## cedar
==> flow/design.v (excerpt) <==
module CS(clk, reset, X, Y);
	input clk, reset; 
	input [7:0] X;
	output [9:0] Y;
	reg [9:0] X1,X2, X3, X4, X5, X6, X7, X8, X9;
	wire[9:0] avg_w;
	reg [9:0] avg;
	reg [9:0] appr;
	wire[9:0] Y_keep_w;
	reg [9:0] Y;
	reg [12:0] avg_dividend;
	reg [12:0] Y_dividend;
	reg [12:0] total_num;
	reg [9:0] least;
	wire [12:0] avg_dis = 13'd9;
	wire [12:0] Y_dis = 13'd8;
	always @(negedge clk) begin
		if(reset) begin
			X1 <= 0; X2 <= 0; X3 <= 0; X4 <= 0; X5 <= 0; X6 <= 0; X7 <= 0; X8 <= 0; X9 <= 0;
			avg_dividend <= 0;
			total_num <= 0;
		end  
		else begin 
			if (total_num < 9)
				total_num <= total_num + 1;
			X1 <= X2;
			X2 <= X3;
			X3 <= X4;
			X4 <= X5;
			X5 <= X6;
			X6 <= X7;
			X7 <= X8;
			X8 <= X9;
			X9 <= X;
			avg_dividend <= X2+X3+X4+X5+X6+X7+X8+X9+X; 	
		end  
	end  
	calc c1(avg_dividend, avg_dis, avg_w);
	always @(*) begin
		avg = avg_w;
		appr = X1;
		least = 1000;
		if( (avg >= X1) && (avg - X1) < least) begin
			appr = X1;
			least = avg - X1;
		end
		if(avg >= X2 && (avg - X2) < least) begin
			appr = X2;
			least = avg - X2;
		end
		if(avg >= X3 && (avg - X3) < least) begin
			appr = X3;
			least = avg - X3;
		end
		if(avg >= X4 && (avg - X4) < least) begin
			appr = X4;
			least = avg - X4;
		end
		if(avg >= X5 && (avg - X5) < least) begin
			appr = X5;
			least = avg - X5;
		end
		if(avg >= X6 && (avg - X6) < least) begin
			appr = X6;
			least = avg - X6;
		end
		if(avg >= X7 && (avg - X7) < least) begin
			appr = X7;
			least = avg - X7;
		end
		if(avg >= X8 && (avg - X8) < least) begin
			appr = X8;
			least = avg - X8;
		end
		if(avg >= X9 && (avg - X9) < least) begin
			appr = X9;
			least = avg - X9;
		end
		Y_dividend = avg_dividend + avg_dis*appr;
	end  
	calc c2(Y_dividend, Y_dis, Y_keep_w);	
	always @(posedge clk) begin
		if (total_num >= 9)
			Y <= Y_keep_w;
	end 
endmodule
clock: 28.3 ns
lec_check: 0
abc_area: 1
cap_margin: 5
cell_pad_in_sites_global_placement: 0
core_margin: 2
core_utilization: 72
cts_cluster_diameter: 190
cts_cluster_size: 66
gpl_routability_driven: 0
max_routing_layer: met4
setup_slack_margin: 5.0
slew_margin: 20
tns_end_percent: 60
run.sh (not shown) runs the stock make flow with config.mk's settings and CLKGATE_MAP_FILE=.
cedar | ERROR | detailed placement (3_5_place_dp)
Inputs modified between cedar and sierra:
diff --git a/flow/config.mk b/flow/config.mk
--- a/flow/config.mk
+++ b/flow/config.mk
@@ -6,13 +6,13 @@
 export NUM_CORES = 4
 export LEC_CHECK = 0
-export ABC_AREA = 1
-export CAP_MARGIN = 5
+export CAP_MARGIN = 20
 export CELL_PAD_IN_SITES_GLOBAL_PLACEMENT = 0
 export CORE_MARGIN = 2
-export CORE_UTILIZATION = 72
-export CTS_CLUSTER_DIAMETER = 190
+export CORE_UTILIZATION = 70
 export CTS_CLUSTER_SIZE = 66
 export GPL_ROUTABILITY_DRIVEN = 0
+export HOLD_SLACK_MARGIN = -0.08
 export MAX_ROUTING_LAYER = met4
+export PLACE_DENSITY = 0.35
 export SETUP_SLACK_MARGIN = 5.0
 export SLEW_MARGIN = 20
==> flow/constraint.sdc <==
create_clock -name core_clock -period 63.8 [get_ports {clk}]
set_input_delay 12.7600 -clock core_clock [delete_from_list [all_inputs] [get_ports {clk}]]
set_output_delay 12.7600 -clock core_clock [all_outputs]
set_load 0.01 [all_outputs]
### Flow results
sierra is listed as incomplete: the tool reported an error in global routing (5_1_grt) and the run ended there. For fraction of synthesized cell area in xor and xnor cells, sierra and cedar come out practically identical. Vertical extent of the die grows by a few percent when moving from cedar to sierra. Delta (sierra minus cedar): Yosys chip area has increased, synthesized cell count moved down, chip area higher, share of the yosys chip area belonging to registers decreased 0.31 points, number of standard cells reported by yosys decreased 342. Compared with cedar, in sierra netlist area before placement grew by 350 µm², core area went up 6.4%.


Starting RTL as in the previous note.
==> flow/design.v (excerpt) <==
module CS(clk, reset, X, Y);
	input clk, reset; 
	input [7:0] X;
	output [9:0] Y;
	reg [9:0] X1,X2, X3, X4, X5, X6, X7, X8, X9;
	wire[9:0] avg_w;
	reg [9:0] avg;
	reg [9:0] appr;
	wire[9:0] Y_keep_w;
	reg [9:0] Y;
	reg [12:0] avg_dividend;
	reg [12:0] Y_dividend;
	reg [12:0] total_num;
	reg [9:0] least;
	wire [12:0] avg_dis = 13'd9;
	wire [12:0] Y_dis = 13'd8;
	always @(negedge clk) begin
		if(reset) begin
			X1 <= 0; X2 <= 0; X3 <= 0; X4 <= 0; X5 <= 0; X6 <= 0; X7 <= 0; X8 <= 0; X9 <= 0;
			avg_dividend <= 0;
			total_num <= 0;
		end  
		else begin 
			if (total_num < 9)
				total_num <= total_num + 1;
			X1 <= X2;
			X2 <= X3;
			X3 <= X4;
			X4 <= X5;
			X5 <= X6;
			X6 <= X7;
			X7 <= X8;
			X8 <= X9;
			X9 <= X;
			avg_dividend <= X2+X3+X4+X5+X6+X7+X8+X9+X; 	
		end  
	end  
	calc c1(avg_dividend, avg_dis, avg_w);
	always @(*) begin
		avg = avg_w;
		appr = X1;
		least = 1000;
		if( (avg >= X1) && (avg - X1) < least) begin
			appr = X1;
			least = avg - X1;
		end
		if(avg >= X2 && (avg - X2) < least) begin
  ...
==> flow/config.mk <==
export PLATFORM = sky130hd
export DESIGN_NAME = CS
export DESIGN_NICKNAME = CS
export VERILOG_FILES = /design/flow/design.v
export SDC_FILE = /design/flow/constraint.sdc
export NUM_CORES = 4
export LEC_CHECK = 0
export ABC_AREA = 1
export CAP_MARGIN = 0
export CORE_ASPECT_RATIO = 0.5
export CORE_MARGIN = 2
export CORE_UTILIZATION = 72
export CTS_CLUSTER_DIAMETER = 348
export CTS_CLUSTER_SIZE = 97
export SETUP_SLACK_MARGIN = 2.93
export SLEW_MARGIN = 20
export TNS_END_PERCENT = 5
==> flow/constraint.sdc <==
create_clock -name core_clock -period 30.5 [get_ports {clk}]
set_input_delay 6.1000 -clock core_clock [delete_from_list [all_inputs] [get_ports {clk}]]
set_output_delay 6.1000 -clock core_clock [all_outputs]
set_load 0.01 [all_outputs]
The starting point did not get past detailed placement, error DPL-0038.
Rerun with:
- ABC_AREA: 1 -> default
- CAP_MARGIN: 0 -> 20
- CORE_ASPECT_RATIO: 0.5 -> default
- CORE_UTILIZATION: 72 -> 66
- CTS_CLUSTER_DIAMETER: 348 -> default
- CTS_CLUSTER_SIZE: 97 -> default
- SETUP_SLACK_MARGIN: 2.93 -> default
- TNS_END_PERCENT: 5 -> default
- clock period: 30.5 -> 38.2 ns (I/O delays scaled with it)
With this change the flow died in clock tree synthesis on DPL-0038.
Synthesized area grows by about 2.2%.
Die area goes up by 11%.
Synthesized cell count is lower by about 15%.
Rerun with:
- ABC_AREA: default -> 1
- CORE_UTILIZATION: 66 -> 71
- CTS_CLUSTER_SIZE: default -> 36
- PLACE_DENSITY_LB_ADDON: default -> 0.28
- clock period: 38.2 -> 56.8 ns (I/O delays scaled with it)
Outcome: Now the flow ran to the end with violations: setup timing; synthesized area drops by 2.2%; die area drops by about 9%; synthesized cell count increases by 17%.
